===== flow/run.sh =====
#!/bin/bash
# the make line also repeats each setting of config.mk as NAME=value (left out here)
make -C /OpenROAD-flow-scripts/flow DESIGN_CONFIG=/design/flow/config.mk WORK_HOME=/design/flow/orfs CLKGATE_MAP_FILE= finish

===== flow/config.mk =====
export PLATFORM = sky130hd
export DESIGN_NAME = cfs_aligner
export DESIGN_NICKNAME = cfs_aligner
export VERILOG_FILES = /design/flow/design.v
export SDC_FILE = /design/flow/constraint.sdc
export NUM_CORES = 4
export LEC_CHECK = 0
export CAP_MARGIN = 0
export CORE_ASPECT_RATIO = 0.89
export CORE_MARGIN = 2
export CORE_UTILIZATION = 72
export CTS_CLUSTER_DIAMETER = 205
export CTS_CLUSTER_SIZE = 20
export PLACE_DENSITY = 0.36
export SETUP_SLACK_MARGIN = 1.11
export SLEW_MARGIN = 20

===== flow/design.v =====
  module cfs_synch#(
    parameter DATA_WIDTH = 32
  ) (
    input                       clk,
    input     [DATA_WIDTH-1:0]  i,
    output reg[DATA_WIDTH-1:0]  o
  );
    always@(posedge clk) begin
      o <= i;
    end
  endmodule
  module cfs_edge_detect #(parameter bit EDGE = 1, parameter bit RESET_VAL = !EDGE)(
    input clk,
    input reset_n,
    input data,
    output reg detected
  );
    reg dly1_data;
    always@(posedge clk or negedge reset_n) begin
      if(reset_n == 0) begin
        dly1_data <= RESET_VAL;
      end
      else begin
        dly1_data <= data;
      end
    end
    assign detected = ((data == EDGE) & (dly1_data == !EDGE));
  endmodule
  module cfs_synch_fifo #(
     parameter DATA_WIDTH = 32,
     parameter FIFO_DEPTH = 8,
     parameter CDC        = 1,
    localparam CNT_WIDTH = $clog2(FIFO_DEPTH)
  ) (
    input                       reset_n,
    input                       push_clk,
    input                       push_valid,
    input[DATA_WIDTH-1:0]       push_data,
    output wire                 push_ready,
    output wire                 push_full,
    output wire                 push_empty,
    output reg[CNT_WIDTH:0]     push_fifo_lvl,
    input                       pop_clk,
    output wire                 pop_valid,
    output wire[DATA_WIDTH-1:0] pop_data,
    input                       pop_ready,
    output wire                 pop_full,
    output wire                 pop_empty,
    output reg[CNT_WIDTH:0]     pop_fifo_lvl
  );
    reg[DATA_WIDTH-1:0] fifo[0:FIFO_DEPTH-1];
    wire[CNT_WIDTH-1:0] rd_ptr_push;
    reg[CNT_WIDTH-1:0]  rd_ptr_pop;
    reg[CNT_WIDTH-1:0] next_wr_ptr_push;
    reg[CNT_WIDTH-1:0] next_rd_ptr_pop;
    reg[CNT_WIDTH-1:0] wr_ptr_push;
    wire[CNT_WIDTH-1:0] wr_ptr_pop;
    reg[CNT_WIDTH:0] push_fifo_lvl_dly;
    reg[CNT_WIDTH:0] pop_fifo_lvl_dly;
    always_comb begin
      if(wr_ptr_push == FIFO_DEPTH - 1) begin
        next_wr_ptr_push = 0;
      end
      else begin
        next_wr_ptr_push = wr_ptr_push + 1;
      end
    end
    always@(posedge push_clk or negedge reset_n) begin
      if(reset_n == 0) begin
        push_fifo_lvl_dly  <= 0;
      end
      else begin
        push_fifo_lvl_dly <= push_fifo_lvl;
      end
    end
    always@(posedge pop_clk or negedge reset_n) begin
      if(reset_n == 0) begin
        pop_fifo_lvl_dly  <= 0;
      end
      else begin
        pop_fifo_lvl_dly <= pop_fifo_lvl;
      end
    end
    assign push_empty = (push_fifo_lvl == 0);
    assign push_full  = (push_fifo_lvl == FIFO_DEPTH);
    always@(posedge push_clk or negedge reset_n) begin
      if(reset_n == 0) begin
        wr_ptr_push <= 0;
      end
      else begin
        if(push_valid & push_ready) begin
          fifo[wr_ptr_push] <= push_data;
          wr_ptr_push       <= next_wr_ptr_push;
        end
      end
    end
    assign push_ready = push_valid & !push_full;
    always_comb begin
      if(rd_ptr_pop == FIFO_DEPTH - 1) begin
        next_rd_ptr_pop = 0;
      end
      else begin
        next_rd_ptr_pop = rd_ptr_pop + 1;
      end
    end
    assign pop_empty = (pop_fifo_lvl == 0);
    assign pop_full  = (pop_fifo_lvl == FIFO_DEPTH);
    always@(posedge pop_clk or negedge reset_n) begin
      if(reset_n == 0) begin
        rd_ptr_pop <= 0;
      end
      else begin
        if(pop_valid & pop_ready) begin
          rd_ptr_pop <= next_rd_ptr_pop;
        end
      end
    end
    always_comb begin
      if(wr_ptr_push == rd_ptr_push) begin
        if(push_fifo_lvl_dly >= FIFO_DEPTH - 1) begin
          push_fifo_lvl = FIFO_DEPTH;
        end
        else begin
          push_fifo_lvl = 0;
        end
      end
      else if(wr_ptr_push > rd_ptr_push) begin
        push_fifo_lvl = wr_ptr_push - rd_ptr_push;
      end
      else begin
        push_fifo_lvl = FIFO_DEPTH - (rd_ptr_push - wr_ptr_push);
      end
    end
    always_comb begin
      if(wr_ptr_pop == rd_ptr_pop) begin
        if(pop_fifo_lvl_dly >= FIFO_DEPTH - 1) begin
          pop_fifo_lvl = FIFO_DEPTH;
        end
        else begin
          pop_fifo_lvl = 0;
        end
      end
      else if(wr_ptr_pop > rd_ptr_pop) begin
        pop_fifo_lvl = wr_ptr_pop - rd_ptr_pop;
      end
      else begin
        pop_fifo_lvl = FIFO_DEPTH - (rd_ptr_pop - wr_ptr_pop);
      end
    end
    assign pop_valid = !pop_empty;
    assign pop_data  = fifo[rd_ptr_pop];
    if(CDC == 1) begin
      cfs_synch#(CNT_WIDTH) synch_wr_ptr_push2pop(
        .clk(pop_clk),
        .i(wr_ptr_push),
        .o(wr_ptr_pop)
      );
      cfs_synch#(CNT_WIDTH) synch_rd_ptr_pop2push(
        .clk(push_clk),
        .i(rd_ptr_pop),
        .o(rd_ptr_push)
      );
    end
    else begin
       assign wr_ptr_pop  = wr_ptr_push;
       assign rd_ptr_push = rd_ptr_pop;
    end
  endmodule
  module cfs_rx_ctrl #(
    parameter ALGN_DATA_WIDTH       = 32,
    parameter STATUS_CNT_DROP_WIDTH = 8,
    localparam int unsigned ALGN_OFFSET_WIDTH = ALGN_DATA_WIDTH <= 8 ? 1 : $clog2(ALGN_DATA_WIDTH/8),
    localparam int unsigned ALGN_SIZE_WIDTH   = $clog2(ALGN_DATA_WIDTH/8)+1,
    localparam int unsigned FIFO_DATA_WIDTH   = ALGN_DATA_WIDTH + ALGN_OFFSET_WIDTH + ALGN_SIZE_WIDTH
  )(
    input                                  preset_n,
    input                                  pclk,
    input                                  clr_cnt_dop,
    output wire[STATUS_CNT_DROP_WIDTH-1:0] status_cnt_drop,
    input                                  md_rx_clk,
    input                                  md_rx_valid,
    input[ALGN_DATA_WIDTH-1:0]             md_rx_data,
    input[ALGN_OFFSET_WIDTH-1:0]           md_rx_offset,
    input[ALGN_SIZE_WIDTH-1:0]             md_rx_size,
    output wire                            md_rx_ready,
    output reg                             md_rx_err,
    output wire                            push_valid,
    output wire[FIFO_DATA_WIDTH-1:0]       push_data,
    input                                  push_ready,
    input                                  rx_fifo_full
    );
    localparam int unsigned DATA_MSB = ALGN_DATA_WIDTH-1;
    localparam int unsigned DATA_LSB = 0;
    localparam int unsigned OFFSET_MSB = ALGN_DATA_WIDTH+ALGN_OFFSET_WIDTH-1;
    localparam int unsigned OFFSET_LSB = ALGN_DATA_WIDTH;
    localparam int unsigned SIZE_MSB = ALGN_DATA_WIDTH+ALGN_OFFSET_WIDTH+ALGN_SIZE_WIDTH-1;
    localparam int unsigned SIZE_LSB = ALGN_DATA_WIDTH+ALGN_OFFSET_WIDTH;
    reg[STATUS_CNT_DROP_WIDTH-1:0] md_rx_clk_status_cnt_drop;
    cfs_synch#(STATUS_CNT_DROP_WIDTH) synch_status_cnt_drop(
      .clk(pclk),
      .i  (clr_cnt_dop ? {STATUS_CNT_DROP_WIDTH{1'b0}} : md_rx_clk_status_cnt_drop),
      .o  (status_cnt_drop)
    );
    always@(posedge md_rx_clk or negedge preset_n) begin
      if(!preset_n) begin
        md_rx_clk_status_cnt_drop <= 0;
      end
      else if(clr_cnt_dop) begin
        md_rx_clk_status_cnt_drop <= 0;
      end
      else begin
        if(md_rx_valid & md_rx_ready & md_rx_err) begin
          if(md_rx_clk_status_cnt_drop < (('h1 << STATUS_CNT_DROP_WIDTH) - 1)) begin
            md_rx_clk_status_cnt_drop <= md_rx_clk_status_cnt_drop + 1;
          end
        end
      end
    end
    wire[ALGN_SIZE_WIDTH:0]   md_rx_numer;
    wire[ALGN_SIZE_WIDTH-1:0] md_rx_rem;
    assign md_rx_numer = (ALGN_DATA_WIDTH / 8) + md_rx_offset;
    assign md_rx_rem   = md_rx_numer % md_rx_size;
    always_comb begin
      if(md_rx_valid == 1) begin
        if(md_rx_size == 0) begin
          md_rx_err = 1;
        end
        else if(md_rx_rem != 0) begin
          md_rx_err = 1;
        end
        else begin
          md_rx_err = 0;
        end
      end
      else begin
        md_rx_err = 0;
      end
    end
    assign md_rx_ready = (push_valid & push_ready) | md_rx_err;
    assign push_valid = md_rx_valid & !md_rx_err;
    assign push_data[SIZE_MSB  :SIZE_LSB]   = md_rx_size;
    assign push_data[OFFSET_MSB:OFFSET_LSB] = md_rx_offset;
    assign push_data[DATA_MSB  :DATA_LSB]   = md_rx_data;
  endmodule
  module cfs_tx_ctrl #(
    parameter ALGN_DATA_WIDTH = 32,
    localparam int unsigned ALGN_OFFSET_WIDTH = ALGN_DATA_WIDTH <= 8 ? 1 : $clog2(ALGN_DATA_WIDTH/8),
    localparam int unsigned ALGN_SIZE_WIDTH   = $clog2(ALGN_DATA_WIDTH/8)+1,
    localparam int unsigned FIFO_DATA_WIDTH   = ALGN_DATA_WIDTH + ALGN_OFFSET_WIDTH + ALGN_SIZE_WIDTH
  )(
    input                              pop_valid,
    input[FIFO_DATA_WIDTH-1:0]         pop_data,
    output wire                        pop_ready,
    output wire                        md_tx_valid,
    output wire[ALGN_DATA_WIDTH-1:0]   md_tx_data,
    output wire[ALGN_OFFSET_WIDTH-1:0] md_tx_offset,
    output wire[ALGN_SIZE_WIDTH-1:0]   md_tx_size,
    input                              md_tx_ready
    );
    localparam int unsigned DATA_MSB = ALGN_DATA_WIDTH-1;
    localparam int unsigned DATA_LSB = 0;
    localparam int unsigned OFFSET_MSB = ALGN_DATA_WIDTH+ALGN_OFFSET_WIDTH-1;
    localparam int unsigned OFFSET_LSB = ALGN_DATA_WIDTH;
    localparam int unsigned SIZE_MSB = ALGN_DATA_WIDTH+ALGN_OFFSET_WIDTH+ALGN_SIZE_WIDTH-1;
    localparam int unsigned SIZE_LSB = ALGN_DATA_WIDTH+ALGN_OFFSET_WIDTH;
    assign pop_ready    = pop_valid & md_tx_ready;
    assign md_tx_valid  = pop_valid;
    assign md_tx_data   = pop_data[DATA_MSB:DATA_LSB];
    assign md_tx_offset = pop_data[OFFSET_MSB:OFFSET_LSB];
    assign md_tx_size   = pop_data[SIZE_MSB:SIZE_LSB];
  endmodule
  module cfs_ctrl #(
    parameter ALGN_DATA_WIDTH = 32,
    localparam int unsigned ALGN_OFFSET_WIDTH = ALGN_DATA_WIDTH <= 8 ? 1 : $clog2(ALGN_DATA_WIDTH/8),
    localparam int unsigned ALGN_SIZE_WIDTH   = $clog2(ALGN_DATA_WIDTH/8)+1,
    localparam int unsigned FIFO_WIDTH        = ALGN_DATA_WIDTH + ALGN_OFFSET_WIDTH + ALGN_SIZE_WIDTH
  )(
    input                        reset_n,
    input                        clk,
    input                        pop_valid,
    input[FIFO_WIDTH-1:0]        pop_data,
    output reg                   pop_ready,
    output reg                   push_valid,
    output reg[FIFO_WIDTH-1:0]   push_data,
    input                        push_ready,
    input[ALGN_OFFSET_WIDTH-1:0] ctrl_offset,
    input[ALGN_SIZE_WIDTH-1:0]   ctrl_size
    );
    localparam int unsigned DATA_MSB = ALGN_DATA_WIDTH-1;
    localparam int unsigned DATA_LSB = 0;
    localparam int unsigned OFFSET_MSB = ALGN_DATA_WIDTH+ALGN_OFFSET_WIDTH-1;
    localparam int unsigned OFFSET_LSB = ALGN_DATA_WIDTH;
    localparam int unsigned SIZE_MSB = ALGN_DATA_WIDTH+ALGN_OFFSET_WIDTH+ALGN_SIZE_WIDTH-1;
    localparam int unsigned SIZE_LSB = ALGN_DATA_WIDTH+ALGN_OFFSET_WIDTH;
    reg[ALGN_OFFSET_WIDTH-1:0] unaligned_offset;
    reg[ALGN_SIZE_WIDTH-1:0] unaligned_size;
    reg[ALGN_DATA_WIDTH-1:0] unaligned_data;
    reg[ALGN_SIZE_WIDTH-1:0] unaligned_bytes_processed;
    reg[ALGN_SIZE_WIDTH-1:0] aligned_bytes_processed;
    always@(posedge clk or negedge reset_n) begin
      if(reset_n == 0) begin
        pop_ready                 <= 1;
        push_valid                <= 0;
        push_data                 <= 0;
        unaligned_offset          <= 0;
        unaligned_size            <= 0;
        unaligned_data            <= 0;
        unaligned_bytes_processed <= 0;
        aligned_bytes_processed   <= 0;
      end
      else begin
        if((push_valid == 1) & (push_ready == 0)) begin
          if(unaligned_bytes_processed >= unaligned_size) begin
            if((pop_valid == 1) && (pop_ready == 1)) begin
              pop_ready                 <= 0;
              unaligned_offset          <= pop_data[OFFSET_MSB:OFFSET_LSB];
              unaligned_size            <= pop_data[SIZE_MSB:SIZE_LSB];
              unaligned_data            <= pop_data[DATA_MSB:DATA_LSB];
              unaligned_bytes_processed <= 0;
            end
            else if((pop_valid == 1) && (pop_ready == 0)) begin
              pop_ready <= 1;
            end
            else begin
              pop_ready <= 1;
            end
          end
          else begin
            pop_ready <= 0;
          end
        end
        else if((push_valid == 1) & (push_ready == 1)) begin
          if(unaligned_bytes_processed >= unaligned_size) begin
            if((pop_valid == 1) && (pop_ready == 1)) begin
              if(pop_data[SIZE_MSB:SIZE_LSB] >= ctrl_size) begin
                push_valid                       <= 1;
                push_data[DATA_MSB:DATA_LSB]     <= ((('h1 << (ctrl_size * 8)) - 1) & (pop_data[DATA_MSB:DATA_LSB] >> (pop_data[OFFSET_MSB:OFFSET_LSB] * 8))) << (8 * ctrl_offset);
                push_data[SIZE_MSB:SIZE_LSB]     <= ctrl_size;
                push_data[OFFSET_MSB:OFFSET_LSB] <= ctrl_offset;
                unaligned_offset                 <= pop_data[OFFSET_MSB:OFFSET_LSB];
                unaligned_size                   <= pop_data[SIZE_MSB:SIZE_LSB];
                unaligned_data                   <= pop_data[DATA_MSB:DATA_LSB];
                unaligned_bytes_processed        <= ctrl_size;
                aligned_bytes_processed          <= 0;
                if(pop_data[SIZE_MSB:SIZE_LSB] > ctrl_size) begin
                  pop_ready <= 0;
                end
                else begin
                  pop_ready <= 1;
                end
              end
              else begin
                push_valid              <= 0;
                push_data               <= ((('h1 << (pop_data[SIZE_MSB:SIZE_LSB] * 8)) - 1) & (pop_data[DATA_MSB:DATA_LSB] >> (pop_data[OFFSET_MSB:OFFSET_LSB] * 8))) << (8 * ctrl_offset);
                aligned_bytes_processed <= pop_data[SIZE_MSB:SIZE_LSB];
              end
            end
            else if((pop_valid == 1) && (pop_ready == 0)) begin
              pop_ready               <= 1;
              push_valid              <= 0;
              push_data               <= 0;
              aligned_bytes_processed <= 0;
            end
            else begin
              pop_ready               <= 1;
              push_valid              <= 0;
              push_data               <= 0;
              aligned_bytes_processed <= 0;
            end
          end
          else begin
            if((unaligned_size - unaligned_bytes_processed) >= ctrl_size) begin
              push_valid                       <= 1;
              push_data[DATA_MSB:DATA_LSB]     <= ((('h1 << (ctrl_size * 8)) - 1) & (unaligned_data >> ((unaligned_offset + unaligned_bytes_processed) * 8))) << (8 * ctrl_offset);
              push_data[SIZE_MSB:SIZE_LSB]     <= ctrl_size;
              push_data[OFFSET_MSB:OFFSET_LSB] <= ctrl_offset;
              unaligned_bytes_processed        <= unaligned_bytes_processed + ctrl_size;
              aligned_bytes_processed          <= 0;
              if(unaligned_bytes_processed + ctrl_size >= unaligned_size) begin
                pop_ready <= 1;
              end
            end
            else begin
              push_valid                <= 0;
              push_data                 <= ((('h1 << ((unaligned_size - unaligned_bytes_processed) * 8)) - 1) & (unaligned_data >> ((unaligned_offset + unaligned_bytes_processed) * 8))) << (8 * ctrl_offset);
              unaligned_bytes_processed <= unaligned_size;
              aligned_bytes_processed   <= unaligned_size - unaligned_bytes_processed;
              pop_ready <= 1;
            end
          end
        end
        else begin
          if(unaligned_bytes_processed >= unaligned_size) begin
            if((pop_valid == 1) && (pop_ready == 1)) begin
              if(pop_data[SIZE_MSB:SIZE_LSB] >= (ctrl_size - aligned_bytes_processed)) begin
                push_valid                       <= 1;
                push_data[DATA_MSB:DATA_LSB]     <= push_data[DATA_MSB:DATA_LSB] | (((('h1 << ((ctrl_size - aligned_bytes_processed) * 8)) - 1) & (pop_data[DATA_MSB:DATA_LSB] >> (pop_data[OFFSET_MSB:OFFSET_LSB] * 8))) << (8 * (ctrl_offset + aligned_bytes_processed)));
                push_data[SIZE_MSB:SIZE_LSB]     <= ctrl_size;
                push_data[OFFSET_MSB:OFFSET_LSB] <= ctrl_offset;
                unaligned_offset                 <= pop_data[OFFSET_MSB:OFFSET_LSB];
                unaligned_size                   <= pop_data[SIZE_MSB:SIZE_LSB];
                unaligned_data                   <= pop_data[DATA_MSB:DATA_LSB];
                unaligned_bytes_processed        <= ctrl_size - aligned_bytes_processed;
                if(pop_data[SIZE_MSB:SIZE_LSB] == (ctrl_size - aligned_bytes_processed)) begin
                  pop_ready <= 1;
                end
                else begin
                  pop_ready <= 0;
                end
              end
              else begin
                push_valid                <= 0;
                push_data                 <= push_data | (((('h1 << (pop_data[SIZE_MSB:SIZE_LSB] * 8)) - 1) & (pop_data[DATA_MSB:DATA_LSB] >> (pop_data[OFFSET_MSB:OFFSET_LSB] * 8))) << (8 * (ctrl_offset + aligned_bytes_processed)));
                aligned_bytes_processed   <= aligned_bytes_processed + pop_data[SIZE_MSB:SIZE_LSB];
                unaligned_offset          <= pop_data[OFFSET_MSB:OFFSET_LSB];
                unaligned_size            <= pop_data[SIZE_MSB:SIZE_LSB];
                unaligned_data            <= pop_data[DATA_MSB:DATA_LSB];
                unaligned_bytes_processed <= pop_data[SIZE_MSB:SIZE_LSB];
                pop_ready                 <= 1;
              end
            end
            else if((pop_valid == 1) && (pop_ready == 0)) begin
              pop_ready <= 1;
            end
            else begin
              pop_ready <= 1;
            end
          end
          else begin
            if(unaligned_size - unaligned_bytes_processed >= (ctrl_size - aligned_bytes_processed)) begin
              push_valid                       <= 1;
              push_data[DATA_MSB:DATA_LSB]     <= push_data[DATA_MSB:DATA_LSB] | (((('h1 << ((ctrl_size - aligned_bytes_processed) * 8)) - 1) & (unaligned_data >> ((unaligned_offset + unaligned_bytes_processed) * 8))) << (8 * (ctrl_offset + aligned_bytes_processed)));
              push_data[SIZE_MSB:SIZE_LSB]     <= ctrl_size;
              push_data[OFFSET_MSB:OFFSET_LSB] <= ctrl_offset;
              unaligned_bytes_processed        <= unaligned_bytes_processed + ctrl_size - aligned_bytes_processed;
              if(unaligned_bytes_processed + ctrl_size - aligned_bytes_processed >= unaligned_size) begin
                pop_ready <= 1;
              end
              else begin
                pop_ready <= 0;
              end
            end
            else begin
              push_valid                <= 0;
              push_data                 <= push_data | (((('h1 << ((unaligned_size - unaligned_bytes_processed) * 8)) - 1) & (unaligned_data >> ((unaligned_offset + unaligned_bytes_processed) * 8))) << (8 * (ctrl_offset + aligned_bytes_processed)));
              aligned_bytes_processed   <= aligned_bytes_processed + (unaligned_size - unaligned_bytes_processed) ;
              unaligned_bytes_processed <= unaligned_size;
              pop_ready <= 1;
            end
          end
        end
      end
    end
  endmodule
  module cfs_regs#(
    parameter APB_ADDR_WIDTH        = 16,
    parameter ALGN_DATA_WIDTH       = 32,
    parameter STATUS_CNT_DROP_WIDTH = 8,
    parameter STATUS_RX_LVL_WIDTH   = 4,
    parameter STATUS_TX_LVL_WIDTH   = 4,
    localparam int unsigned APB_DATA_WIDTH  = 32,
    localparam int unsigned ALGN_OFFSET_WIDTH = ALGN_DATA_WIDTH <= 8 ? 1 : $clog2(ALGN_DATA_WIDTH/8),
    localparam int unsigned ALGN_SIZE_WIDTH   = $clog2(ALGN_DATA_WIDTH/8)+1) (
    input wire                            pclk,
    input wire                            presetn,
    input wire[APB_ADDR_WIDTH-1:0]        paddr,
    input wire                            pwrite,
    input wire                            psel,
    input wire                            penable,
    input wire[APB_DATA_WIDTH-1:0]        pwdata,
    output reg                            pready,
    output reg[APB_DATA_WIDTH-1:0]        prdata,
    output reg                            pslverr,
    output reg[ALGN_OFFSET_WIDTH-1:0]     ctrl_offset,
    output reg[ALGN_SIZE_WIDTH-1:0]       ctrl_size,
    output reg                            ctrl_clr,
    input wire[STATUS_CNT_DROP_WIDTH-1:0] status_cnt_drop,
    input wire[STATUS_RX_LVL_WIDTH-1:0]   status_rx_lvl,
    input wire[STATUS_TX_LVL_WIDTH-1:0]   status_tx_lvl,
    input wire                            rx_fifo_empty,
    input wire                            rx_fifo_full,
    input wire                            tx_fifo_empty,
    input wire                            tx_fifo_full,
    input wire                            max_drop,
    output wire                           irq
  );
    localparam ADDR_CTRL    = 'h0000;
    localparam ADDR_STATUS  = 'h000c;
    localparam ADDR_IRQEN   = 'h00f0;
    localparam ADDR_IRQ     = 'h00f4;
    localparam LSB_CTRL_SIZE   = 0;
    localparam LSB_CTRL_OFFSET = 8;
    localparam LSB_CTRL_CLR    = 16;
    localparam LSB_STATUS_CNT_DROP = 0;
    localparam LSB_STATUS_RX_LVL   = 8;
    localparam LSB_STATUS_TX_LVL   = 16;
    localparam LSB_IRQEN_RX_FIFO_EMPTY = 0;
    localparam LSB_IRQEN_RX_FIFO_FULL  = 1;
    localparam LSB_IRQEN_TX_FIFO_EMPTY = 2;
    localparam LSB_IRQEN_TX_FIFO_FULL  = 3;
    localparam LSB_IRQEN_MAX_DROP      = 4;
    localparam LSB_IRQ_RX_FIFO_EMPTY = LSB_IRQEN_RX_FIFO_EMPTY;
    localparam LSB_IRQ_RX_FIFO_FULL  = LSB_IRQEN_RX_FIFO_FULL;
    localparam LSB_IRQ_TX_FIFO_EMPTY = LSB_IRQEN_TX_FIFO_EMPTY;
    localparam LSB_IRQ_TX_FIFO_FULL  = LSB_IRQEN_TX_FIFO_FULL;
    localparam LSB_IRQ_MAX_DROP      = LSB_IRQEN_MAX_DROP;
    wire[APB_ADDR_WIDTH-1:0] addr_aligned;
    assign addr_aligned = {paddr[APB_ADDR_WIDTH-1:2], 2'b00};
    reg wr_ctrl_is_illegal;
    wire[ALGN_SIZE_WIDTH-1:0] ctrl_size_wr_val;
    assign ctrl_size_wr_val = pwdata[LSB_CTRL_SIZE + ALGN_SIZE_WIDTH - 1 : LSB_CTRL_SIZE];
    wire[ALGN_OFFSET_WIDTH-1:0] ctrl_offset_wr_val;
    assign ctrl_offset_wr_val = pwdata[LSB_CTRL_OFFSET + ALGN_OFFSET_WIDTH - 1 : LSB_CTRL_OFFSET];
    reg[APB_DATA_WIDTH-1:0] ctrl_rd_val;
    wire[ALGN_SIZE_WIDTH:0]   ctrl_wr_numer;
    wire[ALGN_SIZE_WIDTH-1:0] ctrl_wr_rem;
    assign ctrl_wr_numer = (ALGN_DATA_WIDTH / 8) + ctrl_offset_wr_val;
    assign ctrl_wr_rem   = ctrl_wr_numer % ctrl_size_wr_val;
    reg irqen_rx_fifo_empty;
    reg irqen_rx_fifo_full;
    reg irqen_tx_fifo_empty;
    reg irqen_tx_fifo_full;
    reg irqen_max_drop;
    reg irq_rx_fifo_empty;
    reg irq_rx_fifo_full;
    reg irq_tx_fifo_empty;
    reg irq_tx_fifo_full;
    reg irq_max_drop;
    always_comb begin
      ctrl_rd_val = 0;
      ctrl_rd_val[LSB_CTRL_SIZE   + ALGN_SIZE_WIDTH   - 1 : LSB_CTRL_SIZE]   = ctrl_size;
      ctrl_rd_val[LSB_CTRL_OFFSET + ALGN_OFFSET_WIDTH - 1 : LSB_CTRL_OFFSET] = ctrl_offset;
    end
    reg[APB_DATA_WIDTH-1:0] status_rd_val;
    always_comb begin
      status_rd_val = 0;
      status_rd_val[LSB_STATUS_CNT_DROP+ STATUS_CNT_DROP_WIDTH-1:LSB_STATUS_CNT_DROP] = status_cnt_drop;
      status_rd_val[LSB_STATUS_RX_LVL  + STATUS_RX_LVL_WIDTH-1  :LSB_STATUS_RX_LVL]   = status_rx_lvl;
      status_rd_val[LSB_STATUS_TX_LVL  + STATUS_TX_LVL_WIDTH-1  :LSB_STATUS_TX_LVL]   = status_tx_lvl;
    end
    reg[APB_DATA_WIDTH-1:0] irqen_rd_val;
    always_comb begin
      irqen_rd_val = 0;
      irqen_rd_val[LSB_IRQEN_RX_FIFO_EMPTY] = irqen_rx_fifo_empty;
      irqen_rd_val[LSB_IRQEN_RX_FIFO_FULL]  = irqen_rx_fifo_full;
      irqen_rd_val[LSB_IRQEN_TX_FIFO_EMPTY] = irqen_tx_fifo_empty;
      irqen_rd_val[LSB_IRQEN_TX_FIFO_FULL]  = irqen_tx_fifo_full;
      irqen_rd_val[LSB_IRQEN_MAX_DROP]      = irqen_max_drop;
    end
    reg[APB_DATA_WIDTH-1:0] irq_rd_val;
    always_comb begin
      irq_rd_val = 0;
      irq_rd_val[LSB_IRQEN_RX_FIFO_EMPTY] = irq_rx_fifo_empty;
      irq_rd_val[LSB_IRQEN_RX_FIFO_FULL]  = irq_rx_fifo_full;
      irq_rd_val[LSB_IRQEN_TX_FIFO_EMPTY] = irq_tx_fifo_empty;
      irq_rd_val[LSB_IRQEN_TX_FIFO_FULL]  = irq_tx_fifo_full;
      irq_rd_val[LSB_IRQEN_MAX_DROP]      = irq_max_drop;
    end
    wire edge_rx_fifo_empty;
    wire edge_rx_fifo_full;
    wire edge_tx_fifo_empty;
    wire edge_tx_fifo_full;
    wire edge_max_drop;
    cfs_edge_detect #(.EDGE(1), .RESET_VAL(1)) edge_detect_rx_fifo_empty(.clk(pclk), .reset_n(presetn), .data(rx_fifo_empty), .detected(edge_rx_fifo_empty));
    cfs_edge_detect #(.EDGE(1), .RESET_VAL(0)) edge_detect_rx_fifo_full( .clk(pclk), .reset_n(presetn), .data(rx_fifo_full),  .detected(edge_rx_fifo_full));
    cfs_edge_detect #(.EDGE(1), .RESET_VAL(1)) edge_detect_tx_fifo_empty(.clk(pclk), .reset_n(presetn), .data(tx_fifo_empty), .detected(edge_tx_fifo_empty));
    cfs_edge_detect #(.EDGE(1), .RESET_VAL(0)) edge_detect_tx_fifo_full( .clk(pclk), .reset_n(presetn), .data(tx_fifo_full),  .detected(edge_tx_fifo_full));
    cfs_edge_detect #(.EDGE(1), .RESET_VAL(0)) edge_detect_max_drop(     .clk(pclk), .reset_n(presetn), .data(max_drop),      .detected(edge_max_drop));
    assign irq = 
      (edge_rx_fifo_empty & irqen_rx_fifo_empty) | 
      (edge_rx_fifo_full  & irqen_rx_fifo_full)  | 
      (edge_tx_fifo_empty & irqen_tx_fifo_empty) | 
      (edge_tx_fifo_full  & irqen_tx_fifo_full) | 
      (edge_max_drop      & irqen_max_drop);
    always@(posedge pclk or negedge presetn) begin
      if(presetn == 0) begin
        ctrl_offset <= 0;
        ctrl_size   <= 1;
        irqen_rx_fifo_empty <= 0;
        irqen_rx_fifo_full  <= 0;
        irqen_tx_fifo_empty <= 0;
        irqen_tx_fifo_full  <= 0;
        irqen_max_drop      <= 0;
        irq_rx_fifo_empty <= 0;
        irq_rx_fifo_full  <= 0;
        irq_tx_fifo_empty <= 0;
        irq_tx_fifo_full  <= 0;
        irq_max_drop      <= 0;
        wr_ctrl_is_illegal <= 0;
        ctrl_clr           <= 0;
        pready             <= 0;
        pslverr            <= 0;
        prdata             <= 0;
      end
      else begin
        ctrl_clr <= 0;
        if(psel == 1 && penable == 1) begin
          if(pready == 0) begin
            case(addr_aligned) 
              ADDR_CTRL : begin
                if(pwrite) begin
                  if(wr_ctrl_is_illegal == 0) begin
                    if(ctrl_size_wr_val == 0) begin
                      wr_ctrl_is_illegal <= 1;
                      pready             <= 0;
                      pslverr            <= 0;
                    end
                    else if(ctrl_wr_rem != 0) begin
                      wr_ctrl_is_illegal <= 1;
                      pready             <= 0;
                      pslverr            <= 0;
                    end
                    else if(ctrl_offset_wr_val + ctrl_size_wr_val > (ALGN_DATA_WIDTH / 8)) begin
                      wr_ctrl_is_illegal <= 1;
                      pready             <= 0;
                      pslverr            <= 0;
                    end
                    else begin
                      wr_ctrl_is_illegal <= 0;
                      pready             <= 1;
                      pslverr            <= 0;
                      ctrl_size          <= ctrl_size_wr_val;
                      ctrl_offset        <= ctrl_offset_wr_val;
                      ctrl_clr           <= pwdata[LSB_CTRL_CLR];
                    end
                  end
                  else begin
                    wr_ctrl_is_illegal <= 0;
                    pready             <= 1;
                    pslverr            <= 1;
                  end
                end
                else begin
                  prdata <= ctrl_rd_val;
                  pready <= 1;
                end
              end
              ADDR_STATUS : begin
                if(pwrite) begin
                  pready  <= 1;
                  pslverr <= 1;
                  prdata  <= 0;
                end
                else begin
                  pready  <= 1;
                  pslverr <= 0;
                  prdata  <= status_rd_val;
                end
              end
              ADDR_IRQEN : begin
                if(pwrite) begin
                  pready  <= 1;
                  pslverr <= 0;
                  irqen_rx_fifo_empty <= pwdata[LSB_IRQEN_RX_FIFO_EMPTY];
                  irqen_rx_fifo_full  <= pwdata[LSB_IRQEN_RX_FIFO_FULL];
                  irqen_tx_fifo_empty <= pwdata[LSB_IRQEN_TX_FIFO_EMPTY];
                  irqen_tx_fifo_full  <= pwdata[LSB_IRQEN_TX_FIFO_FULL];
                  irqen_max_drop      <= pwdata[LSB_IRQEN_MAX_DROP];
                end
                else begin
                  pready  <= 1;
                  pslverr <= 0;
                  prdata  <= irqen_rd_val;
                end
              end
              ADDR_IRQ : begin
                if(pwrite) begin
                  pready  <= 1;
                  pslverr <= 0;
                  irq_rx_fifo_empty <= irq_rx_fifo_empty & !pwdata[LSB_IRQEN_RX_FIFO_EMPTY];
                  irq_rx_fifo_full  <= irq_rx_fifo_full  & !pwdata[LSB_IRQEN_RX_FIFO_FULL];
                  irq_tx_fifo_empty <= irq_tx_fifo_empty & !pwdata[LSB_IRQEN_TX_FIFO_EMPTY];
                  irq_tx_fifo_full  <= irq_tx_fifo_full  & !pwdata[LSB_IRQEN_TX_FIFO_FULL];
                  irq_max_drop      <= irq_max_drop      & !pwdata[LSB_IRQEN_MAX_DROP];
                end
                else begin
                  pready  <= 1;
                  pslverr <= 0;
                  prdata  <= irq_rd_val;
                end
              end
              default : begin
                pready  <= 1;
                pslverr <= 1;
                prdata  <= 0;
              end
            endcase
          end
          else begin
            pready  <= 0;
            pslverr <= 0;
            prdata  <= 0;
          end
        end
        else begin
          pready  <= 0;
          pslverr <= 0;
          prdata  <= 0;
        end
        if(edge_rx_fifo_empty) begin
          irq_rx_fifo_empty <= 1;
        end
        if(edge_rx_fifo_full) begin
          irq_rx_fifo_full <= 1;
        end
        if(edge_tx_fifo_empty) begin
          irq_tx_fifo_empty <= 1;
        end
        if(edge_tx_fifo_full) begin
          irq_tx_fifo_full <= 1;
        end
        if(edge_max_drop) begin
          irq_max_drop <= 1;
        end
      end
    end
  endmodule
  module cfs_aligner_core#(
    parameter APB_ADDR_WIDTH  = 16,
    parameter ALGN_DATA_WIDTH = 32,
    parameter FIFO_DEPTH      = 8,
     parameter CDC_RX_TO_REG  = 1,
     parameter CDC_REG_TO_TX  = 1,
    localparam int unsigned STATUS_CNT_DROP_WIDTH = 8,
    localparam int unsigned APB_DATA_WIDTH  = 32,
    localparam int unsigned ALGN_OFFSET_WIDTH = ALGN_DATA_WIDTH <= 8 ? 1 : $clog2(ALGN_DATA_WIDTH/8),
    localparam int unsigned ALGN_SIZE_WIDTH   = $clog2(ALGN_DATA_WIDTH/8)+1
  ) (
    input wire pclk,
    input wire preset_n,
    input wire[APB_ADDR_WIDTH-1:0]    paddr,
    input wire                        pwrite,
    input wire                        psel,
    input wire                        penable,
    input wire[APB_DATA_WIDTH-1:0]    pwdata,
    output wire                       pready,
    output reg[APB_DATA_WIDTH-1:0]    prdata,
    output reg                        pslverr,
    input                             md_rx_clk,
    input                             md_rx_valid,
    input[ALGN_DATA_WIDTH-1:0]        md_rx_data,
    input[ALGN_OFFSET_WIDTH-1:0]      md_rx_offset,
    input[ALGN_SIZE_WIDTH-1:0]        md_rx_size,
    output reg                        md_rx_ready,
    output reg                        md_rx_err,
    input                             md_tx_clk,
    output reg                        md_tx_valid,
    output reg[ALGN_DATA_WIDTH-1:0]   md_tx_data,
    output reg[ALGN_OFFSET_WIDTH-1:0] md_tx_offset,
    output reg[ALGN_SIZE_WIDTH-1:0]   md_tx_size,
    input                             md_tx_ready,
    input                             md_tx_err,
    output wire                       irq
  );
    localparam int unsigned FIFO_WIDTH        = ALGN_DATA_WIDTH + ALGN_OFFSET_WIDTH + ALGN_SIZE_WIDTH;
    localparam int unsigned FIFO_LVL_WIDTH    = $clog2(FIFO_DEPTH) + 1;
    wire[STATUS_CNT_DROP_WIDTH-1:0] rx_ctrl_2_regs_status_cnt_drop;
    wire                            regs_2_rx_ctrl_ctrl_clr;
    wire                            rx_ctrl_2_rx_fifo_push_valid;
    wire[FIFO_WIDTH-1:0]            rx_ctrl_2_rx_fifo_push_data;
    wire                            rx_fifo_2_rx_ctrl_push_ready;
    wire                            rx_fifo_2_rx_ctrl_push_full;
    wire                            rx_fifo_2_regs_fifo_full;
    wire                            rx_fifo_2_regs_fifo_empty;
    wire[FIFO_LVL_WIDTH-1:0]        rx_fifo_2_regs_fifo_lvl;
    wire[FIFO_LVL_WIDTH-1:0]        tx_fifo_2_regs_fifo_lvl;
    wire                            tx_fifo_2_regs_fifo_empty;
    wire                            tx_fifo_2_regs_fifo_full;
    wire                            tx_fifo_2_tx_ctrl_pop_valid;
    wire[FIFO_WIDTH-1:0]            tx_fifo_2_tx_ctrl_pop_data;
    wire                            tx_fifo_2_tx_ctrl_pop_ready;
    wire                            rx_fifo_2_ctrl_pop_valid;
    wire[FIFO_WIDTH-1:0]            rx_fifo_2_ctrl_pop_data;
    wire                            rx_fifo_2_ctrl_pop_ready;
    wire                            ctrl_2_tx_fifo_push_valid;
    wire[FIFO_WIDTH-1:0]            ctrl_2_tx_fifo_push_data;
    wire                            ctrl_2_tx_fifo_push_ready;
    wire[ALGN_OFFSET_WIDTH-1:0]     regs_2_ctrl_ctrl_offset;
    wire[ALGN_SIZE_WIDTH-1:0]       regs_2_ctrl_ctrl_size;
    cfs_rx_ctrl #(
      .ALGN_DATA_WIDTH      (ALGN_DATA_WIDTH),
      .STATUS_CNT_DROP_WIDTH(STATUS_CNT_DROP_WIDTH)
    ) rx_ctrl (
      .preset_n       (preset_n),
      .pclk           (pclk),
      .status_cnt_drop(rx_ctrl_2_regs_status_cnt_drop),
      .clr_cnt_dop    (regs_2_rx_ctrl_ctrl_clr),
      .md_rx_clk      (md_rx_clk),
      .md_rx_valid    (md_rx_valid),
      .md_rx_data     (md_rx_data),
      .md_rx_offset   (md_rx_offset),
      .md_rx_size     (md_rx_size),
      .md_rx_ready    (md_rx_ready),
      .md_rx_err      (md_rx_err),
      .push_valid     (rx_ctrl_2_rx_fifo_push_valid),
      .push_data      (rx_ctrl_2_rx_fifo_push_data),
      .push_ready     (rx_fifo_2_rx_ctrl_push_ready),
      .rx_fifo_full   (rx_fifo_2_rx_ctrl_push_full)
    );
    cfs_synch_fifo #(
      .DATA_WIDTH(FIFO_WIDTH),
      .FIFO_DEPTH(FIFO_DEPTH),
      .CDC(       CDC_RX_TO_REG)) rx_fifo (
      .reset_n      (preset_n),
      .push_clk     (md_rx_clk),
      .push_valid   (rx_ctrl_2_rx_fifo_push_valid),
      .push_data    (rx_ctrl_2_rx_fifo_push_data),
      .push_ready   (rx_fifo_2_rx_ctrl_push_ready),
      .push_full    (rx_fifo_2_rx_ctrl_push_full),
      .push_empty   (),
      .push_fifo_lvl(),
      .pop_clk      (pclk),
      .pop_valid    (rx_fifo_2_ctrl_pop_valid),
      .pop_data     (rx_fifo_2_ctrl_pop_data),
      .pop_ready    (rx_fifo_2_ctrl_pop_ready),
      .pop_full     (rx_fifo_2_regs_fifo_full),
      .pop_empty    (rx_fifo_2_regs_fifo_empty),
      .pop_fifo_lvl (rx_fifo_2_regs_fifo_lvl)
    );
    cfs_synch_fifo #(
      .DATA_WIDTH(FIFO_WIDTH),
      .FIFO_DEPTH(FIFO_DEPTH),
      .CDC(       CDC_REG_TO_TX)) tx_fifo (
      .reset_n   (preset_n),
      .push_clk  (pclk),
      .push_valid(ctrl_2_tx_fifo_push_valid),
      .push_data (ctrl_2_tx_fifo_push_data),
      .push_ready(ctrl_2_tx_fifo_push_ready),
      .push_full (tx_fifo_2_regs_fifo_full),
      .push_empty(tx_fifo_2_regs_fifo_empty),
      .push_fifo_lvl(tx_fifo_2_regs_fifo_lvl),
      .pop_clk   (md_tx_clk),
      .pop_valid (tx_fifo_2_tx_ctrl_pop_valid),
      .pop_data  (tx_fifo_2_tx_ctrl_pop_data),
      .pop_ready (tx_fifo_2_tx_ctrl_pop_ready),
      .pop_full  (),
      .pop_empty (),
      .pop_fifo_lvl ()
    );
    cfs_tx_ctrl #(
      .ALGN_DATA_WIDTH(ALGN_DATA_WIDTH)
    ) tx_ctrl (
      .pop_valid   (tx_fifo_2_tx_ctrl_pop_valid),
      .pop_data    (tx_fifo_2_tx_ctrl_pop_data),
      .pop_ready   (tx_fifo_2_tx_ctrl_pop_ready),
      .md_tx_valid (md_tx_valid),
      .md_tx_data  (md_tx_data),
      .md_tx_offset(md_tx_offset),
      .md_tx_size  (md_tx_size),
      .md_tx_ready (md_tx_ready)
    );
    cfs_ctrl #(
      .ALGN_DATA_WIDTH(ALGN_DATA_WIDTH)
    ) ctrl(
      .reset_n    (preset_n),
      .clk        (pclk),
      .pop_valid  (rx_fifo_2_ctrl_pop_valid),
      .pop_data   (rx_fifo_2_ctrl_pop_data),
      .pop_ready  (rx_fifo_2_ctrl_pop_ready),
      .push_valid (ctrl_2_tx_fifo_push_valid),
      .push_data  (ctrl_2_tx_fifo_push_data),
      .push_ready (ctrl_2_tx_fifo_push_ready),
      .ctrl_offset(regs_2_ctrl_ctrl_offset),
      .ctrl_size  (regs_2_ctrl_ctrl_size)
      );
    cfs_regs#(
      .APB_ADDR_WIDTH       (APB_ADDR_WIDTH),
      .STATUS_CNT_DROP_WIDTH(STATUS_CNT_DROP_WIDTH),
      .ALGN_DATA_WIDTH      (ALGN_DATA_WIDTH)) regs (
      .pclk           (pclk),
      .presetn        (preset_n),
      .paddr          (paddr),
      .pwrite         (pwrite),
      .psel           (psel),
      .penable        (penable),
      .pwdata         (pwdata),
      .pready         (pready),
      .prdata         (prdata),
      .pslverr        (pslverr),
      .ctrl_offset    (regs_2_ctrl_ctrl_offset),
      .ctrl_size      (regs_2_ctrl_ctrl_size),
      .ctrl_clr       (regs_2_rx_ctrl_ctrl_clr),
      .status_cnt_drop(rx_ctrl_2_regs_status_cnt_drop),
      .status_rx_lvl  (rx_fifo_2_regs_fifo_lvl),
      .status_tx_lvl  (tx_fifo_2_regs_fifo_lvl),
      .rx_fifo_empty  (rx_fifo_2_regs_fifo_empty),
      .rx_fifo_full   (rx_fifo_2_regs_fifo_full),
      .tx_fifo_empty  (tx_fifo_2_regs_fifo_empty),
      .tx_fifo_full   (tx_fifo_2_regs_fifo_full),
      .max_drop       (rx_ctrl_2_regs_status_cnt_drop == (('h1 << STATUS_CNT_DROP_WIDTH) - 1)),
      .irq            (irq)
    );
  endmodule
  module cfs_aligner#(
    parameter ALGN_DATA_WIDTH = 32,
    parameter FIFO_DEPTH      = 8,
    localparam int unsigned APB_ADDR_WIDTH    = 16,
    localparam int unsigned APB_DATA_WIDTH    = 32,
    localparam int unsigned ALGN_OFFSET_WIDTH = ALGN_DATA_WIDTH <= 8 ? 1 : $clog2(ALGN_DATA_WIDTH/8),
    localparam int unsigned ALGN_SIZE_WIDTH   = $clog2(ALGN_DATA_WIDTH/8)+1
  ) (
    input wire clk,
    input wire reset_n,
    input wire[APB_ADDR_WIDTH-1:0]    paddr,
    input wire                        pwrite,
    input wire                        psel,
    input wire                        penable,
    input wire[APB_DATA_WIDTH-1:0]    pwdata,
    output wire                       pready,
    output reg[APB_DATA_WIDTH-1:0]    prdata,
    output reg                        pslverr,
    input                             md_rx_valid,
    input[ALGN_DATA_WIDTH-1:0]        md_rx_data,
    input[ALGN_OFFSET_WIDTH-1:0]      md_rx_offset,
    input[ALGN_SIZE_WIDTH-1:0]        md_rx_size,
    output reg                        md_rx_ready,
    output reg                        md_rx_err,
    output reg                        md_tx_valid,
    output reg[ALGN_DATA_WIDTH-1:0]   md_tx_data,
    output reg[ALGN_OFFSET_WIDTH-1:0] md_tx_offset,
    output reg[ALGN_SIZE_WIDTH-1:0]   md_tx_size,
    input                             md_tx_ready,
    input                             md_tx_err,
    output reg                        irq
  );
    localparam int unsigned STATUS_CNT_DROP_WIDTH = 8;
    cfs_aligner_core#(
      .APB_ADDR_WIDTH( APB_ADDR_WIDTH),
      .ALGN_DATA_WIDTH(ALGN_DATA_WIDTH),
      .FIFO_DEPTH(     FIFO_DEPTH),
      .CDC_RX_TO_REG(  0),
      .CDC_REG_TO_TX(  0)) core (
      .pclk        (clk),
      .preset_n    (reset_n),
      .paddr       (paddr),
      .pwrite      (pwrite),
      .psel        (psel),
      .penable     (penable),
      .pwdata      (pwdata),
      .pready      (pready),
      .prdata      (prdata),
      .pslverr     (pslverr),
      .md_rx_clk   (clk),
      .md_rx_valid (md_rx_valid),
      .md_rx_data  (md_rx_data),
      .md_rx_offset(md_rx_offset),
      .md_rx_size  (md_rx_size),
      .md_rx_ready (md_rx_ready),
      .md_rx_err   (md_rx_err),
      .md_tx_clk   (clk),
      .md_tx_valid (md_tx_valid),
      .md_tx_data  (md_tx_data),
      .md_tx_offset(md_tx_offset),
      .md_tx_size  (md_tx_size),
      .md_tx_ready (md_tx_ready),
      .md_tx_err   (md_tx_err),
      .irq         (irq)
    );
  endmodule

===== flow/constraint.sdc =====
create_clock -name core_clock -period 3.88 [get_ports {clk}]
set_input_delay 0.7760 -clock core_clock [delete_from_list [all_inputs] [get_ports {clk}]]
set_output_delay 0.7760 -clock core_clock [all_outputs]
set_load 0.01 [all_outputs]

==> flow_metrics.tcl, run 1 <==
# collected from the flow reports
set metrics [dict create \
    outcome "stopped before the end" \
    haltStage "global routing" \
    error_line "[ERROR GRT-0232] Routing congestion too high. Check the congestion heatmap in the GUI." \
    ys_sh_simple_pct 9.42 \
    cts_buffers 43 \
    place.gp.congestion 1.04 \
    numPortBuffers 124 \
    async_flop_share_pct 20.2 \
    yosysMostFrequentCell "edfxtp_1" \
    ys_sh_adder_pct 3.61 \
    yosys.area.top_type "edfxtp_1" \
    htreeDepth 2 \
    dp_slack_ns -1.56 \
    xor_area_share_pct 0.543 \
    die_x_um 239 \
    yosys_area_mm2 0.0355 \
    numSynthFlops 752 \
    yosys-top-cells-count "edfxtp_1 (592), nand2_1 (262), nor2_1 (161), dfrtp_1 (148), mux2_2 (139)" \
    dpl.cell_count 3850 \
    root_buffer "clkbuf_16" \
    synth_cell_types 104 \
    clock_sinks 752 \
    synth_area_mm2 0.0355 \
    ys_seq_share_pct 61.3 \
    hold_buffers 0 \
    synth-edff-count 592 \
    flop_cell "edfxtp_1" \
    fp.dieH_um 213 \
    synth.area.mux_share_pct 6.00 \
    grt_use_total_pct 78.8 \
    synthAoiAreaFrac_pct 16.0 \
    place_area_mm2 0.0411 \
    ys_cells 2805 \
    chip_area_mm2 0.0511 \
    dpl.hpwl_um 77600 \
    io_pins 168 \
    post-synth-top-area-fraction_pct 50.1 \
    fp_util_pct 73.2 \
    avgSynthCellArea_um2 12.7 \
    ys_warn_count 10 \
    grt_overflow_total 273 \
    rows 76 \
    syn_inst 2805 \
    yosys-top-cells-area "edfxtp_1 (50%), dfrtp_1 (10%), mux2_2 (4.4%), ha_1 (2.8%), nand2_1 (2.8%)" \
    logic_family "AND-OR/OR-AND gates" \
    core-area_mm2 0.0485 \
    cts_buffer_depth 3 \
]
layer usage:
layer / overflow / GRT usage [%]
met5: 6 / 33.7
met1: 12 / 80.8
met2: 114 / 93.8
met3: 16 / 63.3
met4: 125 / 78.5
what timing repair did:
| item | 4_1_cts |
|---|---|
| pin swaps | 127 |
| gates cloned | 22 |
| buffers inserted | 77 |
| resized | 470 |
| endpoints found under the setup margin | 741 |
==> run 2: changes to the inputs <==
Settings changed: ABC_AREA set to 1, CAP_MARGIN 0 to 20, CORE_ASPECT_RATIO 0.89 to not set, CTS_CLUSTER_DIAMETER 205 to not set, CTS_CLUSTER_SIZE 20 to not set, PLACE_DENSITY 0.36 to 0.41, SETUP_SLACK_MARGIN 1.11 to not set.
Clock period 3.88 ns to 6.52 ns, I/O delays scaled along.
==> flow_metrics.tcl, run 2 <==
# collected from the flow reports
set metrics [dict create \
    core-area_mm2 0.0491 \
    synthAoiAreaFrac_pct 9.67 \
    startpoint "md_rx_size[2]" \
    critPathBufInv 6 \
    maxSlewHeadroom_pct 29.7 \
    ys_seq_share_pct 60.6 \
    flop_cell "edfxtp_1" \
    postRouteAntennaNets 0 \
    yosys-top-cells-count "nand2_1 (1,029), edfxtp_1 (592), nand3_1 (274), inv_1 (247), nor2_1 (209)" \
    avgSynthCellArea_um2 10.1 \
    drc 0 \
    die_x_um 227 \
    rows 81 \
    synth.area.mux_share_pct 0.0279 \
    worstRegToRegCells 29 \
    period_needed_ns 6.39 \
    hold_buffers 0 \
    syn2layout_area_growth_pct 11.3 \
    grt_use_total_pct 44.3 \
    hold_ws_ns 0.480 \
    warnings 78 \
    clock.fmax_mhz 156 \
    ys_sh_adder_pct 3.57 \
    ys_warn_count 10 \
    vias 29900 \
    dr.pass1.iters 9 \
    fillers 2516 \
    vias_per_cell 6.83 \
    grt_pass1_vias 29700 \
    cts_tree "yes" \
    drv_cap 0 \
    endpoint "md_rx_ready" \
    yosys_area_mm2 0.0359 \
    numSynthFlops 752 \
    fin_ws_ns 0.128 \
    syn_inst 3542 \
    place.gp.congestion 1.01 \
    fp.dieH_um 227 \
    ys_cells 3542 \
    tightest_slew_ns 1.05 \
    critPathKind "in -> out" \
    outcome "no timing/DRC/antenna violations" \
    hp-class "reg -> reg" \
    drt_wl_total_um 114000 \
    clock_sinks 752 \
    post-synth-top-area-fraction_pct 49.6 \
    drt-initial-drc-count 4809 \
    period_used_pct 98.0 \
    xor_area_share_pct 0.366 \
    fin_skew_ns 0.0408 \
    htreeDepth 3 \
    critPathRequiredTime_ns 5.22 \
    async_flop_share_pct 20.2 \
    logic_family "simple AND/OR/NAND/NOR gates" \
    r2r_start "core.rx_fifo.rd_ptr_pop[2]$_DFFE_PN0P_" \
    grt_first_pass_wirelength_um 171000 \
    path_max_fanout 4 \
    crit_path_end_kind "output port" \
    grt_max_degree 67 \
    r2r-end "core.ctrl.push_data[29]$_DFFE_PN0P_" \
    numPortBuffers 124 \
    ys_sh_simple_pct 20.4 \
    hold_viol 0 \
    slowest_delay_ns 0.55 \
    drv_slew 0 \
    critical_path.slowest_cell "clkdlybuf4s50_1" \
    wl_per_cell_um 26.0 \
    synth_cell_types 70 \
    dpl.hpwl_um 69200 \
    path_depth 19 \
    critPathTopFamily "buffers and inverters" \
    yosysMostFrequentCell "nand2_1" \
    dp_slack_ns 0.364 \
    arrival_ns 5.09 \
    min_to "core.regs.edge_detect_max_drop.dly1_data$_DFF_PN0_" \
    crit_chain "clkdlybuf4s50_1, inv_2, nand3_1, ha_1, a21oi_1, nand2_1, nand2_1, inv_1, o31ai_2, inv_1, ha_1, inv_1, nor2_2, a311oi_2, o31ai_1, a32oi_1, nand4_1, nand2_1, clkdlybuf4s50_1" \
    critPathLaunchType "input pin" \
    io_pins 168 \
    finalSetupViolations 0 \
    synth_area_mm2 0.0359 \
    synth-edff-count 592 \
    reg2reg_slack_ns 0.36 \
    fp_util_pct 73.1 \
    cts_buffers 72 \
    antenna_cells 0 \
    whs_path_depth 2 \
    antenna_found_initial 1 \
    grt_overflow_total 0 \
    root_buffer "clkbuf_16" \
    worstHoldStart "core.rx_ctrl.synch_status_cnt_drop.o[7]$_SDFF_PP0_" \
    cts_buffer_depth 3 \
    nets 3844 \
    clock.latency.late_pin_ns 0.65 \
    yosys-top-cells-area "edfxtp_1 (50%), nand2_1 (11%), dfrtp_1 (10%), nand3_1 (3.8%), ha_1 (2.8%)" \
    yosys.area.top_type "edfxtp_1" \
    clk_pin_slew_ns 0.06 \
    chip_area_mm2 0.0516 \
]
## run 2: per-stage QoR
stage               instance area [um2]  util [%]  TNS [ns]  std cells
floorplan                         35900         -   -166.27       3559
global placement                  37600      76.7         0       4247
detailed placement                37600      76.7         0       4247
CTS                               39900      81.4         0       4378
global route                      39900      81.4   -0.0334       4378
finish                            39900      81.4         0       4378
## run 2: per-layer routing
layer / up-vias / wire length (um) / global-route usage, %
met2: 2800 / 54400 / 71.8
met3: 630 / 14200 / 9.89
met1: 14000 / 38500 / 56.0
li1: 12500 / - / -
met5: - / 0 / 0
met4: 0 / 6780 / 24.2
## run 2: layout make-up
cell class,count,area [um2],share of cell area [%]
Clock inverter,40,339,0.849
Inverter,281,1060,2.67
Sequential cell,752,21700,54.5
Clock buffer,91,1940,4.85
Tap cell,664,831,2.08
Multi-Input combinational cell,2374,12400,31.0
Timing Repair Buffer,176,1630,4.09
## run 2: what timing repair did
| action | 4_1_cts | 5_1_grt |
|---|---|---|
| buffers inserted | 0 | 0 |
| gates resized | 0 | 8 |
| endpoints found under the setup margin | 0 | 2 |
==> run 3: changes to the inputs <==
Settings changed: ABC_AREA 1 to not set, CORE_UTILIZATION 72 to 40, PLACE_DENSITY 0.41 to not set, SETUP_SLACK_MARGIN set to 2.5, TNS_END_PERCENT set to 55.
Clock period 6.52 ns to 10.0 ns, I/O delays scaled along.
==> flow_metrics.tcl, run 3 <==
# collected from the flow reports
set metrics [dict create \
    outcome "no timing/DRC/antenna violations" \
    clk_pin_slew_ns 0.06 \
    fp_util_pct 40.3 \
    xor_area_share_pct 0.543 \
    fp.dieH_um 302 \
    arrival_ns 5.19 \
    met1_usage_pct 29.7 \
    synth-edff-count 592 \
    finalSetupViolations 0 \
    post-synth-top-area-fraction_pct 50.1 \
    avgSynthCellArea_um2 12.7 \
    yosys_area_mm2 0.0355 \
    root_buffer "clkbuf_16" \
    synth_area_mm2 0.0355 \
    mi_logic_area_mm2 0.0128 \
    r2r-end "core.ctrl.push_data[36]$_DFFE_PN0P_" \
    critical_path.slowest_cell "fa_1" \
    startpoint "md_rx_offset[1]" \
    drv_slew 0 \
    drt-initial-drc-count 2412 \
    ys_sh_simple_pct 9.42 \
    antenna_cells 0 \
    grt_max_degree 67 \
    critPathTopFamily "AND-OR/OR-AND gates" \
    ys_sh_adder_pct 3.61 \
    yosys-top-cells-count "edfxtp_1 (592), nand2_1 (262), nor2_1 (161), dfrtp_1 (148), mux2_2 (139)" \
    synth.area.mux_share_pct 6.00 \
    clock.fmax_mhz 139 \
    dr.pass1.iters 8 \
    die_x_um 302 \
    antenna_found_initial 1 \
    dp_slack_ns 1.48 \
    worstHoldStart "core.regs.pready$_DFF_PN0_" \
    clock.latency.late_pin_ns 0.67 \
    critPathRequiredTime_ns 8.00 \
    numPortBuffers 124 \
    syn2layout_area_growth_pct 15.0 \
    min_to "core.regs.pready$_DFF_PN0_" \
    top_usage_layer "met2" \
    endpoint "md_rx_ready" \
    crit_path_end_kind "output port" \
    path_max_fanout 10 \
    core-area_mm2 0.0881 \
    postRouteAntennaNets 0 \
    async_flop_share_pct 20.2 \
    clock_sinks 752 \
    dpl.cell_count 3993 \
    period_used_pct 71.9 \
    hp-class "reg -> reg" \
    r2r_start "core.rx_fifo.rd_ptr_pop[2]$_DFFE_PN0P_" \
    warnings 76 \
    chip_area_mm2 0.0911 \
    fin_skew_ns 0.0510 \
    numSynthFlops 752 \
    cts_buffer_depth 3 \
    cts_tree "yes" \
    fin_ws_ns 2.81 \
    drv_cap 0 \
    vias_per_cell 5.97 \
    drt_wl_total_um 103000 \
    yosysMostFrequentCell "edfxtp_1" \
    slowest_delay_ns 0.42 \
    logic_family "AND-OR/OR-AND gates" \
    crit_chain "buf_4, inv_1, ha_1, o21a_1, o21ai_2, nor2b_4, mux2i_4, inv_1, fa_1, a21boi_0, a311o_1, nand4_1, o41ai_4, a21oi_2, nand2b_1, dlymetal6s2s_1" \
    tightest_slew_ns 1.07 \
    hold_ws_ns 0.468 \
    io_pins 168 \
    dpl.hpwl_um 67200 \
    grt_overflow_total 0 \
    period_needed_ns 7.19 \
    grt_first_pass_wirelength_um 155000 \
    met2_usage_pct 38.6 \
    rows 109 \
    htreeDepth 3 \
    maxSlewHeadroom_pct 28.6 \
    rsz0062_at_grt "true" \
    wl_per_cell_um 24.8 \
    ys_seq_share_pct 61.3 \
    setup_tns_ns 0 \
    critPathBufInv 4 \
    synthAoiAreaFrac_pct 16.0 \
    ys_cells 2805 \
    drc 0 \
    synth_cell_types 104 \
    grt_use_total_pct 22.4 \
    worstRegToRegCells 22 \
    whs_path_depth 1 \
    vias 24800 \
    place.gp.congestion 0.923 \
    yosys.area.top_type "edfxtp_1" \
    fillers 7931 \
    syn_inst 2805 \
    met3_usage_pct 2.77 \
    hold_viol 0 \
    post-route-cell-area_mm2 0.0408 \
    cts_buffers 81 \
    critPathLaunchType "input pin" \
    reg2reg_slack_ns 2.91 \
    path_common_cell "inv_1" \
    yosys-top-cells-area "edfxtp_1 (50%), dfrtp_1 (10%), mux2_2 (4.4%), ha_1 (2.8%), nand2_1 (2.8%)" \
    path_depth 16 \
    place_area_mm2 0.0380 \
    layout.cells.non_filler 4146 \
    nets 3099 \
    critPathKind "in -> out" \
    flop_cell "edfxtp_1" \
    ys_warn_count 10 \
    flop_area_mm2 0.0217 \
    grt_pass1_vias 24700 \
]
-- run 3: layout make-up --
class / instances / share of cell area [%]
Clock buffer: 103 / 5.32
Sequential cell: 752 / 53.3
Timing Repair Buffer: 186 / 4.15
Multi-Input combinational cell: 1813 / 31.5
Tap cell: 1165 / 3.57
Clock inverter: 49 / 1.49
Inverter: 78 / 0.720
-- run 3: what timing repair did --
action                     4_1_cts  5_1_grt
gates resized                   29        6
hold buffers                     0        0
buffers inserted                 1        0
pin swaps                        3        1
setup endpoints to repair        3        6
-- run 3: metrics by stage --
stage / util, %
6_report: 46.3
3_3_place_gp: 43.1
5_1_grt: 46.3
3_5_place_dp: 43.1
4_1_cts: 46.3
2_1_floorplan: -
-- run 3: metal layers --
| metal | wire length, um | up-vias |
|---|---|---|
| met3 | 5770 | 167 |
| met1 | 43400 | 12600 |
| met2 | 51300 | 886 |
| li1 | - | 11100 |
| met5 | 13 | - |
| met4 | 2490 | 2 |
==> run 4: changes to the inputs <==
Settings changed: CORE_UTILIZATION 40 to 66, CTS_CLUSTER_SIZE set to 46, SETUP_SLACK_MARGIN 2.5 to not set, TNS_END_PERCENT 55 to not set.
Clock period 10.0 ns to 5.82 ns, I/O delays scaled along.
==> flow_metrics.tcl, run 4 <==
# collected from the flow reports
set metrics [dict create \
    antenna_cells 0 \
    grt_max_degree 66 \
    yosys_area_mm2 0.0355 \
    yosys.area.top_type "edfxtp_1" \
    setup_tns_ns -0.105 \
    async_flop_share_pct 20.2 \
    dr.pass1.iters 12 \
    ys_sh_adder_pct 3.61 \
    place.gp.congestion 0.997 \
    grt_first_pass_wirelength_um 160000 \
    core-area_mm2 0.0529 \
    layout.cells.non_filler 3719 \
    clock.latency.late_pin_ns 0.64 \
    ys_warn_count 10 \
    tightest_slew_ns 1.08 \
    synth_area_mm2 0.0355 \
    numSynthFlops 752 \
    hold_buffers 0 \
    synth.area.mux_share_pct 6.00 \
    critPathKind "in -> out" \
    antenna_found_initial 0 \
    drc 0 \
    crit_chain "dlygate4sd2_1, nor2_2, nand2_2, ha_4, o21a_1, o21ai_2, nor2b_4, mux2i_4, buf_6, ha_4, nand2_1, a21boi_1, a311o_1, nand4_1, o41ai_4, a21oi_2, nand2b_1, clkdlybuf4s15_2" \
    fin_skew_ns 0.0243 \
    slowest_delay_ns 0.39 \
    synthAoiAreaFrac_pct 16.0 \
    postRouteAntennaNets 0 \
    numPortBuffers 124 \
    root_buffer "clkbuf_16" \
    worstRegToRegCells 19 \
    worstHoldStart "core.regs.pready$_DFF_PN0_" \
    finalSetupViolations 2 \
    nets 3161 \
    wl_per_cell_um 28.5 \
    fin_ws_ns -0.0641 \
    clock_sinks 752 \
    vias_per_cell 7.12 \
    ys_cells 2805 \
    r2r-end "core.ctrl.push_data[32]$_DFFE_PN0P_" \
    ys_seq_share_pct 61.3 \
    syn_inst 2805 \
    dpl.cell_count 3563 \
    r2r_start "core.rx_fifo.rd_ptr_pop[0]$_DFFE_PN0P_" \
    dpl.hpwl_um 66400 \
    outcome "failed layout checks" \
    clock.fmax_mhz 170 \
    hp-class "reg -> reg" \
    crit_path_end_kind "output port" \
    clk_pin_slew_ns 0.05 \
    drt_wl_total_um 106000 \
    grt_overflow_total 0 \
    flop_cell "edfxtp_1" \
    critPathBufInv 3 \
    fp_util_pct 67.1 \
    warnings 77 \
    yosys-top-cells-area "edfxtp_1 (50%), dfrtp_1 (10%), mux2_2 (4.4%), ha_1 (2.8%), nand2_1 (2.8%)" \
    synth-edff-count 592 \
    dp_slack_ns -0.714 \
    path_common_cell "ha_4" \
    rows 84 \
    cts_buffers 75 \
    period_needed_ns 5.88 \
    io_pins 168 \
    vias 26500 \
    hold_viol 0 \
    drt-initial-drc-count 3455 \
    die_x_um 236 \
    reg2reg_slack_ns 0.23 \
    arrival_ns 4.72 \
    htreeDepth 3 \
    whs_path_depth 1 \
    check.faults "negative setup slack" \
    critPathLaunchType "input pin" \
    hold_ws_ns 0.453 \
    min_to "core.regs.pready$_DFF_PN0_" \
    drv_cap 0 \
    grt_use_total_pct 37.8 \
    critPathRequiredTime_ns 4.66 \
    drv_slew 0 \
    avgSynthCellArea_um2 12.7 \
    critical_path.slowest_cell "a311o_1" \
    critPathTopFamily "AND-OR/OR-AND gates" \
    chip_area_mm2 0.0556 \
    synth_cell_types 104 \
    post-synth-top-area-fraction_pct 50.1 \
    yosysMostFrequentCell "edfxtp_1" \
    path_max_fanout 3 \
    cts_tree "yes" \
    fp.dieH_um 236 \
    cts_buffer_depth 3 \
    path_depth 18 \
    grt_pass1_vias 26400 \
    ys_sh_simple_pct 9.42 \
    period_used_pct 101 \
    xor_area_share_pct 0.543 \
    maxSlewHeadroom_pct 28.2 \
    yosys-top-cells-count "edfxtp_1 (592), nand2_1 (262), nor2_1 (161), dfrtp_1 (148), mux2_2 (139)" \
    logic_family "AND-OR/OR-AND gates" \
    endpoint "md_rx_ready" \
    syn2layout_area_growth_pct 14.4 \
    startpoint "md_rx_size[1]" \
]
-- run 4: layer usage --
metal | wire [um] | global-route usage [%]
met1 | 39200 | 49.5
met2 | 52000 | 62.9
met3 | 10200 | 5.89
met4 | 4510 | 16.7
met5 | 0 | 0
-- run 4: repair_timing --
action,CTS,global route
setup endpoints to repair,2,9
hold endpoints to repair,0,0
pin swaps,6,5
gates resized,23,12
buffers inserted,20,2
-- run 4: stage by stage --
stage	instance area (um2)	utilization, %
floorplan	35600	-
global placement	37900	71.6
detailed placement	37900	71.6
CTS	40600	76.7
global route	40600	76.8
finish	40600	76.8
-- run 4: cell type report --
cell class | count | area (um2)
multi-input combinational | 1813 | 12900
clock inverter | 41 | 447
tap | 688 | 861
sequential | 752 | 21700
inverter | 78 | 293
timing repair buffer | 254 | 2350
fill | 3017 | 12300
clock buffer | 93 | 2000
